== indigo ==
## upsample_csc
module upsample_csc (
    input  logic        clk,
    input  logic        resetn,
    input  logic        start,
    output logic        done,
    input  logic [15:0] sram_read_data,
    output logic [15:0] sram_write_data,
    output logic [17:0] sram_address,
    output logic        sram_we_n
);
For scale: ~5,300 cells after synthesis, about 340 flip-flops, ~55 I/O pins.
==> flow/config.mk <==
export PLATFORM = sky130hd
export DESIGN_NAME = upsample_csc
export DESIGN_NICKNAME = upsample_csc
export VERILOG_FILES = /design/flow/design.v
export SDC_FILE = /design/flow/constraint.sdc
export NUM_CORES = 4
export LEC_CHECK = 0
export CAP_MARGIN = 40
export CORE_MARGIN = 2
export CORE_UTILIZATION = 72
export CTS_CLUSTER_DIAMETER = 360
export CTS_CLUSTER_SIZE = 97
export PLACE_DENSITY = 0.43
export SLEW_MARGIN = 20
export TNS_END_PERCENT = 15
==> flow/constraint.sdc <==
create_clock -name core_clock -period 7.95 [get_ports {clk}]
set_input_delay 1.5900 -clock core_clock [delete_from_list [all_inputs] [get_ports {clk}]]
set_output_delay 1.5900 -clock core_clock [all_outputs]
set_load 0.01 [all_outputs]
run.sh (not shown) runs the stock make flow with config.mk's settings and CLKGATE_MAP_FILE=.
Status: indigo FAILED at 5_1_grt (tool error)
diff inputs: indigo => fjord
==> flow/config.mk <==
export PLATFORM = sky130hd
export DESIGN_NAME = upsample_csc
export DESIGN_NICKNAME = upsample_csc
export VERILOG_FILES = /design/flow/design.v
export SDC_FILE = /design/flow/constraint.sdc
export NUM_CORES = 4
export LEC_CHECK = 0
export CAP_MARGIN = 20
export CORE_MARGIN = 2
export CORE_UTILIZATION = 72
export PLACE_DENSITY = 0.65
export SLEW_MARGIN = 20
==> flow/constraint.sdc <==
create_clock -name core_clock -period 10.2 [get_ports {clk}]
set_input_delay 2.0400 -clock core_clock [delete_from_list [all_inputs] [get_ports {clk}]]
set_output_delay 2.0400 -clock core_clock [all_outputs]
set_load 0.01 [all_outputs]
[summary]
- Nothing crashed in fjord and all stages finished; the problem is that the final layout failed, the offending checks being setup timing.
- When the final numbers for fjord and indigo were put side by side, the total placed instance area turned out to be greater in indigo.
- fjord vs. indigo: setup fix buffers added after clock tree synthesis now smaller, number of resized instances in the post-cts repair step now smaller, async set or reset register ratio after synthesis comparable, number of core rows comparable.
Here is what was changed in the inputs of delta compared with fjord.
-- flow/config.mk --
<<< fjord, line 7
export LEC_CHECK = 0
export CAP_MARGIN = 20
>>> delta, line 7
export LEC_CHECK = 0
export ABC_AREA = 1
export CAP_MARGIN = 20
<<< fjord, line 10
export CORE_UTILIZATION = 72
export PLACE_DENSITY = 0.65
export SLEW_MARGIN = 20
>>> delta, line 11
export CORE_UTILIZATION = 72
export CTS_CLUSTER_SIZE = 99
export PLACE_DENSITY = 0.43
export SLEW_MARGIN = 20
==> flow/constraint.sdc <==
create_clock -name core_clock -period 9.19 [get_ports {clk}]
set_input_delay 1.8380 -clock core_clock [delete_from_list [all_inputs] [get_ports {clk}]]
set_output_delay 1.8380 -clock core_clock [all_outputs]
set_load 0.01 [all_outputs]
Results
As for a clean layout from fjord and delta, there is none.
fjord had finished all stages when the layout checks came back failing, citing setup timing.
Going from fjord to delta, simple-gate share of the synthesized area +3.6 points; die area saw an increase; synthesized cell count has increased.
As of delta, number of nets at floorplan had risen by more than 10% compared to fjord.
Relative to fjord, the synthesized area measured on delta has increased slightly.
delta ended with more cell total in the yosys stat output than fjord.

* * *

## run 1
Starting RTL as in the previous note.
// upsample_csc
module upsample_csc (
    input  logic        clk,
    input  logic        resetn,
    input  logic        start,
    output logic        done,
    input  logic [15:0] sram_read_data,
    output logic [15:0] sram_write_data,
    output logic [17:0] sram_address,
    output logic        sram_we_n
);
Settings: LEC_CHECK=0, ABC_AREA=1, CAP_MARGIN=5, CELL_PAD_IN_SITES_DETAIL_PLACEMENT=0, CELL_PAD_IN_SITES_GLOBAL_PLACEMENT=2, CORE_MARGIN=7, CORE_UTILIZATION=34, CTS_CLUSTER_DIAMETER=305, GPL_ROUTABILITY_DRIVEN=0, HOLD_SLACK_MARGIN=-0.05, MAX_ROUTING_LAYER=met4, MIN_ROUTING_LAYER=met1, PLACE_DENSITY_LB_ADDON=0.15, SETUP_SLACK_MARGIN=1.5, SLEW_MARGIN=30, TNS_END_PERCENT=90; clock period 7.82 ns.
Although it ran to completion, run 1 produced a layout that fails the final checks because of negative setup slack.
What run 2 does differently from run 1 at the input level:
- GPL_ROUTABILITY_DRIVEN removed (was 0)
- SETUP_SLACK_MARGIN changed from 1.5 to 2.06
- SLEW_MARGIN changed from 30 to 0
- HOLD_SLACK_MARGIN removed (was -0.05)
- CTS_CLUSTER_DIAMETER changed from 305 to 55
- CELL_PAD_IN_SITES_GLOBAL_PLACEMENT changed from 2 to 0
- PLACE_DENSITY_LB_ADDON changed from 0.15 to 0.2
- CORE_MARGIN changed from 7 to 2
- CORE_UTILIZATION changed from 34 to 64
- TNS_END_PERCENT removed (was 90)
- the clock period (ns, I/O delays scaled along) changed from 7.82 to 9.06
Results
- Run 2: aborted in global routing (tool error)
- Taking run 2 as 1.0, run 1 lands at 1.4 on x dimension of the die.
- Comparing run 2 against run 1, there is no change at all in number of buffers inserted by port buffering.
- Chip area in the Yosys report across run 1 and run 2: no real change.
- The die used by run 2 is smaller than the one used by run 1.
- Run 2 against run 1: placement row count saw a decrease; gate count of the mapped netlist saw little to no change.
What run 3 does differently from run 2 at the input level:
- CORE_UTILIZATION now 43, was 64
- PLACE_DENSITY now 0.64, previously not set
- TNS_END_PERCENT now 85, previously not set
- CELL_PAD_IN_SITES_GLOBAL_PLACEMENT now 2, was 0
- SETUP_SLACK_MARGIN now -0.72, was 2.06
- PLACE_DENSITY_LB_ADDON no longer set, was 0.2
- CORE_MARGIN now 7, was 2
- SLEW_MARGIN now 30, was 0
- GPL_ROUTABILITY_DRIVEN now 0, previously not set
- the clock period (ns, I/O delays scaled along) now 7.82, was 9.06
--- outcome ---
The layout from run 3, despite a flow that completed every stage, fails the layout checks, with the failing checks listed as negative setup slack.
Reported for run 2 and run 3, mux contribution to synthesized area turned out identical to the last digit.
Compared run 3 vs run 2, and initial core utilization is down in run 3.
Changes observed in run 3 relative to run 2: area of the mapped netlist shows no meaningful change; post-cts gate resize count fell by 15%; overall die height increased by 70 um relative to the old numbers.
Changes observed in run 3 relative to run 2: net count of the mapped netlist held steady; worst-case setup slack after placement shrank by 1540 ps.
Comparing run 2 and run 3, the lower number of rows in the core area was measured on run 2.
Chip footprint (lower): run 2
Run 2 → run 3: core outline area grew by about 50%, placed wire-length estimate increased 20%.

* * *

upsample_csc again, from the RTL that the note above started with.
export LEC_CHECK = 0
export CAP_MARGIN = 20
export CORE_MARGIN = 2
export CORE_UTILIZATION = 72
export PLACE_DENSITY = 0.35
export SETUP_SLACK_MARGIN = 1.54
export SLEW_MARGIN = 20
create_clock -name core_clock -period 11.0 [get_ports {clk}]
Rerun with:
Settings changed: CAP_MARGIN 20 to 35, CELL_PAD_IN_SITES_DETAIL_PLACEMENT set to 2, CELL_PAD_IN_SITES_GLOBAL_PLACEMENT set to 3, CORE_UTILIZATION 72 to 22, GPL_TIMING_DRIVEN set to 0, HOLD_SLACK_MARGIN set to 0.23, PLACE_DENSITY 0.35 to not set, SETUP_SLACK_MARGIN 1.54 to not set, SLEW_MARGIN 20 to 30.
The changed run completed with no timing, DRC or antenna violations.
Design area went up by 4.7%.
Maximum frequency went up by 1.1%.
Worst setup slack gains 0.11 ns.
Hold slack gains 0.0063 ns.
Sequential share of layout area went down by 0.72 points.
Routed wire length went up by 29%.
Die area went up to 3.2 times its value.
Via count went down by 4.8%.
Utilization went down by 56 points.
Rerun with:
Settings changed: CORE_UTILIZATION 22 to 64, GPL_TIMING_DRIVEN 0 to not set, SLEW_MARGIN 30 to 20.
Now the flow died in global placement without I/O (3_1_place_gp_skip_io), error GPL-0301.
Area after synthesis stays the same.
Die area fell by well over a third.
Synthesized cell count stays the same.
Rerun with:
Settings changed: CELL_PAD_IN_SITES_GLOBAL_PLACEMENT 3 to 2, CORE_UTILIZATION 64 to 22, GPL_TIMING_DRIVEN set to 1, SLEW_MARGIN 20 to 35.
What happened: With this change the flow finished with timing, DRC and antenna clean; synthesized area stays the same; synthesized cell count is unchanged; die area rose to 2.9 times its value.
Rerun with:
Settings changed: CAP_MARGIN 35 to 20, CELL_PAD_IN_SITES_DETAIL_PLACEMENT 2 to 1, CELL_PAD_IN_SITES_GLOBAL_PLACEMENT 2 to 3, CORE_UTILIZATION 22 to 40, GPL_TIMING_DRIVEN 1 to not set, SLEW_MARGIN 35 to 20.
After rerunning: Setup slack improves by 0.053 ns. Hold slack gets worse by 0.011 ns.

* * *

upsample_csc again, from the RTL that the note above started with.
clock: 5.92 ns
lec_check: 0
cap_margin: 20
core_margin: 2
core_utilization: 72
cts_cluster_size: 34
place_density: 0.65
setup_slack_margin: -0.47
slew_margin: 20
The baseline did not get past global routing, error GRT-0116.
Change:
- CORE_UTILIZATION: 72 -> 14
- CTS_CLUSTER_SIZE: 34 -> not set
- PLACE_DENSITY: 0.65 -> 0.6
- SETUP_SLACK_MARGIN: -0.47 -> not set
- clock period: 5.92 -> 11.1 ns (I/O delays scaled with it)
What happened: This time the run went through all stages and came out clean. Area after synthesis does not change. Die size rises to 5.1 times its value. Synthesized cell count stays the same.
Change:
- CORE_UTILIZATION: 14 -> 57
- CTS_CLUSTER_SIZE: not set -> 99
- clock period: 11.1 -> 5.5 ns (I/O delays scaled with it)
- The new run completed, yet does not pass: setup timing
- hold slack stays flat
- wire length came out higher by 16%
- setup slack gets worse by 5.3 ns
Change:
- CORE_UTILIZATION: 57 -> 67
- CTS_CLUSTER_SIZE: 99 -> not set
- clock period: 5.5 -> 11.1 ns (I/O delays scaled with it)
This time the run passed the timing, design-rule and antenna checks.
Via count shrinks by 11%.
Setup slack gets better by 5.1 ns.
Worst hold slack improved by 0.011 ns.
Maximum frequency goes down by 5.0%.
Final area drops by about 20%.
Final cell count goes down by about 15%.
Core utilization fell by 4.8 points.
Change:
- CTS_CLUSTER_SIZE: not set -> 97
- PLACE_DENSITY: 0.6 -> 0.37
- clock period: 11.1 -> 8.89 ns (I/O delays scaled with it)
With this change the flow ran to the end with violations: setup timing. Wire length climbs by 20%. Design area rose by 12%. Worst setup slack is worse by 1.9 ns. Clock-buffer cell count is higher by 4. First-iteration DRC count grows by 18%. Utilization increases by 8.6 points. Sequential cell count does not change. Global-route usage increases by 4.3 points.

* * *

Starting RTL as in the previous note.
clock: 9.06 ns
lec_check: 0
abc_area: 1
cap_margin: 5
cell_pad_in_sites_detail_placement: 0
cell_pad_in_sites_global_placement: 0
core_margin: 7
core_utilization: 57
cts_cluster_diameter: 55
min_routing_layer: met1
place_density_lb_addon: 0.2
setup_slack_margin: 2.06
slew_margin: 0
The first run completed, yet does not pass: negative setup slack.
Rerun with:
Settings changed: CORE_MARGIN 7 to 2, CORE_UTILIZATION 57 to 72, CTS_CLUSTER_DIAMETER 55 to 355, CTS_CLUSTER_SIZE set to 35, HOLD_SLACK_MARGIN set to -0.09, PLACE_DENSITY set to 0.64, PLACE_DENSITY_LB_ADDON 0.2 to not set, SETUP_SLACK_MARGIN 2.06 to -0.63, SLEW_MARGIN 0 to 5.
Clock period 9.06 ns to 7.23 ns, I/O delays scaled along.
Result: With this change the flow never finished: it broke off in 5_1_grt on GRT-0116; synthesized area does not change; die area drops by 26%; synthesized cell count stays the same.
Rerun with:
Settings changed: CORE_UTILIZATION 72 to 60, CTS_CLUSTER_DIAMETER 355 to 55, CTS_CLUSTER_SIZE 35 to not set, HOLD_SLACK_MARGIN -0.09 to not set, MAX_ROUTING_LAYER set to met4, SETUP_SLACK_MARGIN -0.63 to 2.06, SLEW_MARGIN 5 to 0.
Clock period 7.23 ns to 10.6 ns, I/O delays scaled along.
The changed run ran to the end with no violations; die size grows by 20%; area after synthesis is unchanged; synthesized cell count is unchanged.
Rerun with:
Settings changed: CORE_MARGIN 2 to 7, CORE_UTILIZATION 60 to 46, MAX_ROUTING_LAYER met4 to not set.
Clock period 10.6 ns to 13.2 ns, I/O delays scaled along.
Result:
- sequential share of layout area rises by 1.6 points
- synthesized cell count does not change
- routed wire length falls by roughly a tenth

* * *

Starting RTL as in the previous note.
// upsample_csc
module upsample_csc (
    input  logic        clk,
    input  logic        resetn,
    input  logic        start,
    output logic        done,
    input  logic [15:0] sram_read_data,
    output logic [15:0] sram_write_data,
    output logic [17:0] sram_address,
    output logic        sram_we_n
);
Settings: LEC_CHECK=0, ABC_AREA=1, CAP_MARGIN=20, CORE_MARGIN=2, CORE_UTILIZATION=64, PLACE_DENSITY=0.6, SLEW_MARGIN=20; clock period 12.7 ns.
Then changed:
ABC_AREA = unset   (was 1)
CORE_UTILIZATION = 58   (was 64)
SETUP_SLACK_MARGIN = -0.44   (was unset)
clock period = 7.61 ns   (was 12.7 ns; I/O delays follow)
=> This time the run finished with setup timing left; global-route usage rose by 1.4 points; worst setup slack got worse by 4.1 ns; sequential share of layout area falls by 2.8 points; non-clock buffer count grows by 886; core utilization climbs by 6.9 points; final area came out higher by 20%; via count went up by 6.2%; wire length goes up by 19%; worst hold slack got worse by 0.014 ns; register-to-register slack degrades by 4.1 ns.
Then changed:
SETUP_SLACK_MARGIN = 1.45   (was -0.44)
clock period = 11.0 ns   (was 7.61 ns; I/O delays follow)
Outcome: The changed run completed with no timing, DRC or antenna violations. Setup slack gains 3.5 ns. Hold slack improved by 0.0062 ns. Final area went down by 12%. Clock skew shrinks by 0.019 ns. Non-clock buffer count shrinks by 748. Clock-buffer cell count goes down by 2. Critical path depth came out higher by 4. Wire length decreases by about 13%.
Then changed:
CORE_UTILIZATION = 40   (was 58)
HOLD_SLACK_MARGIN = 0.23   (was unset)
PLACE_DENSITY = unset   (was 0.6)
SETUP_SLACK_MARGIN = 1.21   (was 1.45)
The changed run completed without violations.
Die area rose by 44%.
Core utilization decreases by 21 points.
Via count went up by 0.64%.
Then changed:
CORE_UTILIZATION = 72   (was 40)
HOLD_SLACK_MARGIN = unset   (was 0.23)
PLACE_DENSITY = 0.64   (was unset)
SETUP_SLACK_MARGIN = 1.54   (was 1.21)
TNS_END_PERCENT = 10   (was unset)
Effect:
- The new run completed with no timing, DRC or antenna violations
- clock skew goes up by 0.012 ns
- wire length is higher by 2.3%
- via count increases by 3.7%
- global-route usage goes up by 18 points
- design area came out lower by 2.7%
- die size fell by 44%
- clock-buffer cell count decreases by 10

* * *

upsample_csc again, from the RTL that the note above started with.
export LEC_CHECK = 0
export CAP_MARGIN = 20
export CORE_MARGIN = 2
export CORE_UTILIZATION = 65
export SLEW_MARGIN = 20
create_clock -name core_clock -period 8.62 [get_ports {clk}]
The starting point finished with negative setup slack left.
Then changed:
CORE_UTILIZATION = 32   (was 65)
PLACE_DENSITY = 0.6   (was unset)
clock period = 12.7 ns   (was 8.62 ns; I/O delays follow)
Result: The new run produced a clean layout. Via count drops by 14%. Maximum frequency fell by 11%. Final area shrinks by 13%. Utilization went down by 47 points. Clock-buffer cell count is higher by 2.
Then changed:
CORE_UTILIZATION = 72   (was 32)
CTS_CLUSTER_SIZE = 97   (was unset)
clock period = 8.25 ns   (was 12.7 ns; I/O delays follow)
The new run failed in global routing (5_1_grt), error GRT-0232.
Die size falls by 55%.
Area after synthesis does not change.
Synthesized cell count is unchanged.

* * *

run A:
upsample_csc again, from the RTL that the note above started with.
Settings: LEC_CHECK=0, ABC_AREA=1, CAP_MARGIN=20, CELL_PAD_IN_SITES_DETAIL_PLACEMENT=2, CORE_ASPECT_RATIO=0.58, CORE_MARGIN=4, CORE_UTILIZATION=34, GPL_ROUTABILITY_DRIVEN=0, MAX_ROUTING_LAYER=met5, MIN_ROUTING_LAYER=met1, PLACE_DENSITY_LB_ADDON=0.26, SLEW_MARGIN=20, TNS_END_PERCENT=95; clock period 13.1 ns.
Input changes introduced in run B (baseline for comparison: run A):
Settings: ABC_AREA removed (was 1); MAX_ROUTING_LAYER removed (was met5); GPL_ROUTABILITY_DRIVEN removed (was 0); CORE_ASPECT_RATIO removed (was 0.58); MIN_ROUTING_LAYER removed (was met1); PLACE_DENSITY_LB_ADDON removed (was 0.26); CORE_MARGIN changed from 4 to 2; PLACE_DENSITY newly set to 0.6; CORE_UTILIZATION changed from 34 to 40; TNS_END_PERCENT removed (was 95); CELL_PAD_IN_SITES_DETAIL_PLACEMENT removed (was 2); the clock period (ns, I/O delays scaled along) changed from 13.1 to 11.0.
Notes after the runs:
- Run B reached the end of the flow, and the finished layout is clean on the timing, design-rule and antenna checks.
- Every stage of the flow completed for run A, and the final layout passed the timing, design-rule and antenna checks.
- In the metrics for run A and run B, the one carrying the lower overall routing resource usage is run B.
- Against run A, run B comes in 3.6 points lower on simple logic cell fraction of the synthesized area.
- Cmp run B vs run A: count of cell instances traversed by the critical path lower in run B
- The via count normalized by instance count in run B was lower than what run A gave.
- Per the comparison of run B with run A, count of standard-cell rows went up by 21%.
- In the metrics for run A and run B, the one carrying the lower synthesis-to-layout area growth is run A.
Modified inputs, run C compared to run B
Settings: PLACE_DENSITY_LB_ADDON: unset -> 0.0; SLEW_MARGIN: 20 -> 40; TNS_END_PERCENT: unset -> 10; PLACE_DENSITY: 0.6 -> unset; CTS_CLUSTER_DIAMETER: unset -> 320; SETUP_SLACK_MARGIN: unset -> 1.54; CORE_UTILIZATION: 40 -> 72.
--- outcome ---
- On placed standard-cell area: run C sits below run B.
- Run C has buffers inserted during post-CTS setup optimization above what run B had.
- Number of buffers added to fix hold violations after cts: run C vs run B — no meaningful difference
- Of run B and run C, run B shows the lower routed length on met2, with run C above it.
- Relative to run B, the wire length of the first global-routing pass measured on run C has increased by a few percent.
- Timing endpoint of the critical path = M1_unit.mult_op_6[30]$_DFFE_PN0P_: run B; timing endpoint of the critical path = M1_unit.mult_op_6[31]$_DFFE_PN0P_: run C
- Relative area change from synthesis to final layout (lower): run C
- Going from run B to run C, the post-route fraction of the period consumed by the critical path was found to have gone down by 3.3 points.
- There was hardly any difference in hold slack between run B and run C.
The inputs of run D differ from those of run C as listed below.
Settings: a change of TNS_END_PERCENT from 10 to 65; an added HOLD_SLACK_MARGIN of -0.01; an added GPL_TIMING_DRIVEN of 0; an added CELL_PAD_IN_SITES_DETAIL_PLACEMENT of 2; a deleted CTS_CLUSTER_DIAMETER that had been 320; a change of SLEW_MARGIN from 40 to 35; a deleted SETUP_SLACK_MARGIN that had been 1.54; a deleted PLACE_DENSITY_LB_ADDON that had been 0.0; a change of CAP_MARGIN from 20 to 35; an added CELL_PAD_IN_SITES_GLOBAL_PLACEMENT of 2; a change of CORE_UTILIZATION from 72 to 22.
Findings:
Run D: no failed stages, no open violations at the end
The routed length on met1 number comes out higher for run D vs run C.
Compared with run C, in run D via count of the first global-routing pass shows an increase of 3,588, setup slack saw a decrease, clock-buffer cell count shows an increase of 19.
Relative to run C, worst path required time increased by 0.03 ns in run D.
The core area of run D was inferior to that of run C.
Compared run D vs run C, and overall via count from detail_route is down in run D.
| post-detailed-route DRC marker count | run D vs run C | ≈ equal |
